Setup of 11-04:
Design top, start of the top module:
module top(
    input           clk,
    input           rst,
    input           enable,
    input           mode,
    input           valid, 
    input   [4:0]   id,
    input   [3:0]   gridX,
    input   [3:0]   gridY,
	output 	[11:0]	gray_addr,
	output			gray_ren,
	input	[7:0]	gray_rdata,
    output  [11:0]  lbp_addr,
    output          lbp_wen,
	output			lbp_ren,
    input   [7:0]   lbp_rdata,
	output	[7:0] 	lbp_wdata,
	output	[24:0]	theta,
	output			theta_valid,
	input	[24:0]	cos_data,
	input			cos_valid,
	input	[24:0]	sin_data,
	input			sin_valid,
	output			lbp_finish,
    output  [7:0]   id_addr,
    output  [4:0]   id_wdata,
    output          id_wen,
    output          id_ren,
    input   [4:0]   id_rdata,
    output  [20:0]  hist_addr_train,
    output  [7:0]   hist_wdata_train,
    output          hist_wen_train,
    output          hist_ren_train,
    input   [7:0]   hist_rdata_train,
    output  [13:0]  hist_addr_predict,
    output  [7:0]   hist_wdata_predict,
    output          hist_wen_predict,
    output          hist_ren_predict,
    input   [7:0]   hist_rdata_predict,  
    output          hcu_finish,
    output          done,
    output  [4:0]   label,
    output  [17:0]  minDistance
);
    wire clbp_enable;
    wire [11:0] clbp_lbp_addr;
    wire clbp_lbp_wen;
    wire [7:0] clbp_lbp_wdata;
    wire hcu_enable;
    wire hcu_lbp_ren;
    wire [11:0] hcu_lbp_addr;
    wire [20:0] hcu_hist_addr_train;
    wire hcu_hist_ren_train;
    wire [13:0] hcu_hist_addr_predict;
    wire hcu_hist_ren_predict;
    wire [3:0] gridX_o;
    wire [3:0] gridY_o;
    wire dcu_enable;
    wire [20:0] dcu_hist_addr_train;
    wire dcu_hist_ren_train;
    wire [13:0] dcu_hist_addr_predict;
    wire dcu_hist_ren_predict;
    wire comparator_finish;
    wire comparator_enable;
    wire ram_comp;
    wire ram_clbp;
    wire [7:0] controller_id_addr;
    wire [7:0] comparator_id_addr;
    wire [20:0] hist_addr_offset;
    wire [17:0] distance;
    wire dcu_valid;
    CLBP M1(.clk(clk), .rst(rst), .enable(clbp_enable), 
            .gray_addr(gray_addr), .gray_OE(gray_ren), .gray_data(gray_rdata),
  ...
Size in the first run: roughly 0.11 sq mm of cells after synthesis.
==> flow/config.mk <==
export PLATFORM = sky130hd
export DESIGN_NAME = top
export DESIGN_NICKNAME = top
export VERILOG_FILES = /design/flow/design.v
export SDC_FILE = /design/flow/constraint.sdc
export NUM_CORES = 4
export LEC_CHECK = 0
export CAP_MARGIN = 0
export CELL_PAD_IN_SITES_DETAIL_PLACEMENT = 2
export CELL_PAD_IN_SITES_GLOBAL_PLACEMENT = 3
export CORE_ASPECT_RATIO = 1.74
export CORE_MARGIN = 2
export CORE_UTILIZATION = 51
export HOLD_SLACK_MARGIN = 0.19
export MAX_ROUTING_LAYER = met5
export MIN_ROUTING_LAYER = met2
export PLACE_DENSITY = 0.59
export SETUP_SLACK_MARGIN = -0.81
export SLEW_MARGIN = 15
export TNS_END_PERCENT = 70
==> flow/constraint.sdc <==
create_clock -name core_clock -period 11.1 [get_ports {clk}]
set_input_delay 2.2200 -clock core_clock [delete_from_list [all_inputs] [get_ports {clk}]]
set_output_delay 2.2200 -clock core_clock [all_outputs]
set_load 0.01 [all_outputs]
run.sh (not shown) runs the stock make flow with config.mk's settings and CLKGATE_MAP_FILE=.
Tool error GPL-0301 stopped 11-04 during global placement without I/O (3_1_place_gp_skip_io); no final results.
Modified inputs, 03-27 compared to 11-04
==> flow/config.mk <==
export PLATFORM = sky130hd
export DESIGN_NAME = top
export DESIGN_NICKNAME = top
export VERILOG_FILES = /design/flow/design.v
export SDC_FILE = /design/flow/constraint.sdc
export NUM_CORES = 4
export LEC_CHECK = 0
export CAP_MARGIN = 20
export CORE_MARGIN = 2
export CORE_UTILIZATION = 66
export SLEW_MARGIN = 20
==> flow/constraint.sdc <==
create_clock -name core_clock -period 9.82 [get_ports {clk}]
set_input_delay 1.9640 -clock core_clock [delete_from_list [all_inputs] [get_ports {clk}]]
set_output_delay 1.9640 -clock core_clock [all_outputs]
set_load 0.01 [all_outputs]
### Flow results
03-27 closes out successfully: all stages finished, all timing, DRC and antenna checks passed. Per the comparison of 03-27 with 11-04, number of distinct library cell variants in the gate-level netlist after synthesis comparable, synthesized cell count essentially unchanged, synthesized chip area reported by yosys did not really move, standard cell core area fell 23%. Core utilization at floorplan: 03-27 higher than 11-04. Cell row count ended up about 33% lower on 03-27 than on 11-04. NOTE: die boundary width in 03-27 exceeds that of 11-04. Diff 11-04 -> 03-27: die area shows a reduction of 23%, chip height shows a reduction of 33%, area after synthesis shows no meaningful change.

north:
top again, from the RTL that the note above started with.
// top
module top(
    input           clk,
    input           rst,
    input           enable,
    input           mode,
    input           valid, 
    input   [4:0]   id,
    input   [3:0]   gridX,
    input   [3:0]   gridY,
	output 	[11:0]	gray_addr,
	output			gray_ren,
	input	[7:0]	gray_rdata,
    output  [11:0]  lbp_addr,
    output          lbp_wen,
	output			lbp_ren,
    input   [7:0]   lbp_rdata,
	output	[7:0] 	lbp_wdata,
	output	[24:0]	theta,
	output			theta_valid,
	input	[24:0]	cos_data,
	input			cos_valid,
	input	[24:0]	sin_data,
	input			sin_valid,
	output			lbp_finish,
    output  [7:0]   id_addr,
    output  [4:0]   id_wdata,
    output          id_wen,
    output          id_ren,
    input   [4:0]   id_rdata,
    output  [20:0]  hist_addr_train,
    output  [7:0]   hist_wdata_train,
    output          hist_wen_train,
    output          hist_ren_train,
    input   [7:0]   hist_rdata_train,
    output  [13:0]  hist_addr_predict,
    output  [7:0]   hist_wdata_predict,
    output          hist_wen_predict,
    output          hist_ren_predict,
    input   [7:0]   hist_rdata_predict,  
    output          hcu_finish,
    output          done,
    output  [4:0]   label,
    output  [17:0]  minDistance
);
clock: 10.9 ns
lec_check: 0
cap_margin: 20
core_margin: 2
core_utilization: 40
slew_margin: 20
north did not stop at any stage, and its layout met the timing, DRC and antenna checks.
Relative to north, the following input files were edited for south:
Settings: CTS_CLUSTER_SIZE newly set to 16; CORE_UTILIZATION changed from 40 to 72; the clock period (ns, I/O delays scaled along) changed from 10.9 to 7.69.
### Flow results
- The final report for south shows a completed flow and a layout that fails verification, specifically setup timing.
- south vs. north: post-CTS setup buffer count up 42; arrival time reported for the critical path endpoint shows a reduction of 1.16 ns.
- Re count of inserted tapcells: north was higher than south.
- Note that the placed instance count recorded for north amounts to 1.06 times the value seen in south.
- south against north: adder-cell share of the synthesized area level, critical path depth moved up.
- In the flow results for south and north, the clock group share of total power is larger on north.
- Comparing south and north, the lower global-route usage is on north.
- Compared to north, south leaves less free space in the core.
- Compared with north, south shows count of plain and timing-repair buffers higher by 140%.
- In the flow results for south and north, the maximum ir drop on the vdd rail is smaller on north.
Power and IR drop assume default switching activity.
